Design accel_display, start of the top module:
module accel_display(
	input 		          		clk,         
	input 		          		reset_n,
	input 		     [1:0]		SW,
	input 		          		data_update,
	input 		     [15:0]		data_x,
	input 		     [15:0]		data_y,
	output		     [7:0]		HEX0,
	output		     [7:0]		HEX1,
	output		     [7:0]		HEX2,
	output		     [7:0]		HEX3,
	output		reg  [3:0]		VGA_B,
	output		reg  [3:0]		VGA_G,
	output		reg          	VGA_HS,
	output		reg  [3:0]		VGA_R,
	output		reg          	VGA_VS
);
For scale: roughly 3600 cells after synthesis, ~530 flip-flops, ~83 I/O pins, about 0.035 sq mm of cells after synthesis.
==> flow/config.mk <==
export PLATFORM = sky130hd
export DESIGN_NAME = accel_display
export DESIGN_NICKNAME = accel_display
export VERILOG_FILES = /design/flow/design.v
export SDC_FILE = /design/flow/constraint.sdc
export NUM_CORES = 4
export LEC_CHECK = 0
export CAP_MARGIN = 20
export CORE_ASPECT_RATIO = 0.51
export CORE_MARGIN = 7
export CORE_UTILIZATION = 46
export CTS_CLUSTER_DIAMETER = 62
export CTS_CLUSTER_SIZE = 52
export MAX_ROUTING_LAYER = met4
export MIN_ROUTING_LAYER = met1
export PLACE_DENSITY_LB_ADDON = 0.05
export SLEW_MARGIN = 20
export TNS_END_PERCENT = 50
==> flow/constraint.sdc <==
create_clock -name core_clock -period 9.95 [get_ports {clk}]
set_input_delay 1.9900 -clock core_clock [delete_from_list [all_inputs] [get_ports {clk}]]
set_output_delay 1.9900 -clock core_clock [all_outputs]
set_load 0.01 [all_outputs]
run.sh (not shown) runs the stock make flow with config.mk's settings and CLKGATE_MAP_FILE=.
The starting point finished but failed the layout checks on negative setup slack.
Next try:
CORE_ASPECT_RATIO = unset   (was 0.51)
CORE_MARGIN = 2   (was 7)
CORE_UTILIZATION = 54   (was 46)
CTS_CLUSTER_DIAMETER = unset   (was 62)
CTS_CLUSTER_SIZE = unset   (was 52)
MAX_ROUTING_LAYER = unset   (was met4)
MIN_ROUTING_LAYER = unset   (was met1)
PLACE_DENSITY = 0.6   (was unset)
PLACE_DENSITY_LB_ADDON = unset   (was 0.05)
TNS_END_PERCENT = unset   (was 50)
clock period = 16.2 ns   (was 9.95 ns; I/O delays follow)
Result: This time the run finished with timing, DRC and antenna clean; hold slack loses 15 ps; cell count goes down by roughly a tenth; design area fell by roughly a tenth; clock-buffer cell count grows by 39.
Next try:
CORE_UTILIZATION = 40   (was 54)
clock period = 20.0 ns   (was 16.2 ns; I/O delays follow)
After rerunning: Final cell count rose by 6.5%. Worst setup slack improves by 2700 ps. Die area goes up by 34%. Critical path depth fell by 1. Combinational power came out lower by 20%. Via count goes down by 2.3%. First-iteration DRC count goes down by 33%. Total power decreases by 19%. Sequential share of layout area went down by 0.22 points. Synthesized area does not change. Global-route usage fell by 6.3 points.
Next try:
CORE_UTILIZATION = 64   (was 40)
clock period = 12.4 ns   (was 20.0 ns; I/O delays follow)
Result: The changed run went through all stages and came out clean. Count of clock-buffer cells in the layout grows by 3. Utilization grows by 27 points. Final cell count went down by about 9%.

========
== run A ==
Starting RTL as in the previous note.
export LEC_CHECK = 0
export ABC_AREA = 0
export CAP_MARGIN = 20
export CELL_PAD_IN_SITES_GLOBAL_PLACEMENT = 2
export CORE_MARGIN = 10
export CORE_UTILIZATION = 69
export CTS_CLUSTER_DIAMETER = 59
export GPL_ROUTABILITY_DRIVEN = 0
export GPL_TIMING_DRIVEN = 0
export MAX_ROUTING_LAYER = met5
export PLACE_DENSITY_LB_ADDON = 0.05
export SETUP_SLACK_MARGIN = 0.77
export SLEW_MARGIN = 20
create_clock -name core_clock -period 26.9 [get_ports {clk}]
3_1_place_gp_skip_io: run A exited with error
Setup changes, run A to run B
# run A
export LEC_CHECK = 0
export ABC_AREA = 0
export CAP_MARGIN = 20
export CELL_PAD_IN_SITES_GLOBAL_PLACEMENT = 2
export CORE_MARGIN = 10
export CORE_UTILIZATION = 69
export CTS_CLUSTER_DIAMETER = 59
export GPL_ROUTABILITY_DRIVEN = 0
export GPL_TIMING_DRIVEN = 0
export MAX_ROUTING_LAYER = met5
export PLACE_DENSITY_LB_ADDON = 0.05
export SETUP_SLACK_MARGIN = 0.77
export SLEW_MARGIN = 20
create_clock -name core_clock -period 26.9 [get_ports {clk}]
# run B
export LEC_CHECK = 0
export CAP_MARGIN = 20
export CORE_MARGIN = 2
export CORE_UTILIZATION = 62
export PLACE_DENSITY = 0.6
export SLEW_MARGIN = 20
create_clock -name core_clock -period 8.34 [get_ports {clk}]
--- outcome ---
| run B | all stages done | FAIL | setup timing |. From run B to run A, fraction of synthesis flops using an asynchronous set or reset pin did not move at all. Compared with run A, core outline area in run B increased by more than 10%. Run B -> run A: simple logic cell fraction of the synthesized area delta 0, exact match. Run B ends up with lower die height than run A does. On fraction of the mapped netlist area in compound gates, run A and run B are basically level.
#### Input delta (run C over run B)
# run B
export LEC_CHECK = 0
export CAP_MARGIN = 20
export CORE_MARGIN = 2
export CORE_UTILIZATION = 62
export PLACE_DENSITY = 0.6
export SLEW_MARGIN = 20
create_clock -name core_clock -period 8.34 [get_ports {clk}]
# run C
export LEC_CHECK = 0
export ABC_AREA = 1
export CAP_MARGIN = 20
export CORE_MARGIN = 2
export CORE_UTILIZATION = 69
export CTS_CLUSTER_DIAMETER = 238
export CTS_CLUSTER_SIZE = 15
export PLACE_DENSITY = 0.6
export SLEW_MARGIN = 20
create_clock -name core_clock -period 9.77 [get_ports {clk}]
[summary]
Run C had finished all stages when the layout checks came back failing, citing setup timing. Taking run B as the reference, in run C register fraction of the total cell area increased by 2.2 points relative to the old numbers; number of nets in the layout increased by 567 relative to the old numbers; setup total negative slack increased by 71.75 ns relative to the old numbers; number of non-filler instances in the completed layout increased by 449 relative to the old numbers. Summary — final design instance area without fill, run C relative to run B: lower, by about 9%. The power in sequential cells in run C was lower than what run B gave. [compare] base=run B new=run C: number of diodes saw an increase; worst setup slack saw an increase; global-route usage saw an increase.
Relative to run C, the following input files were edited for run D:
# run C
export LEC_CHECK = 0
export ABC_AREA = 1
export CAP_MARGIN = 20
export CORE_MARGIN = 2
export CORE_UTILIZATION = 69
export CTS_CLUSTER_DIAMETER = 238
export CTS_CLUSTER_SIZE = 15
export PLACE_DENSITY = 0.6
export SLEW_MARGIN = 20
create_clock -name core_clock -period 9.77 [get_ports {clk}]
# run D
export LEC_CHECK = 0
export ABC_AREA = 1
export CAP_MARGIN = 20
export CORE_MARGIN = 2
export CORE_UTILIZATION = 71
export CTS_CLUSTER_DIAMETER = 238
export CTS_CLUSTER_SIZE = 15
export HOLD_SLACK_MARGIN = 0.29
export PLACE_DENSITY = 0.6
export SETUP_SLACK_MARGIN = 2.55
export SLEW_MARGIN = 20
create_clock -name core_clock -period 9.77 [get_ports {clk}]
==> results <==
[compare] base=run C new=run D: initial core utilization picked up an extra 1.9 points; count of instantiated cells in the yosys netlist flat; placed standard-cell area held steady; synthesized cell count flat.
As the logs show, run D stopped at 5_1_grt after a tool error, so it never reached the end of the flow.
Power and IR drop assume default switching activity.
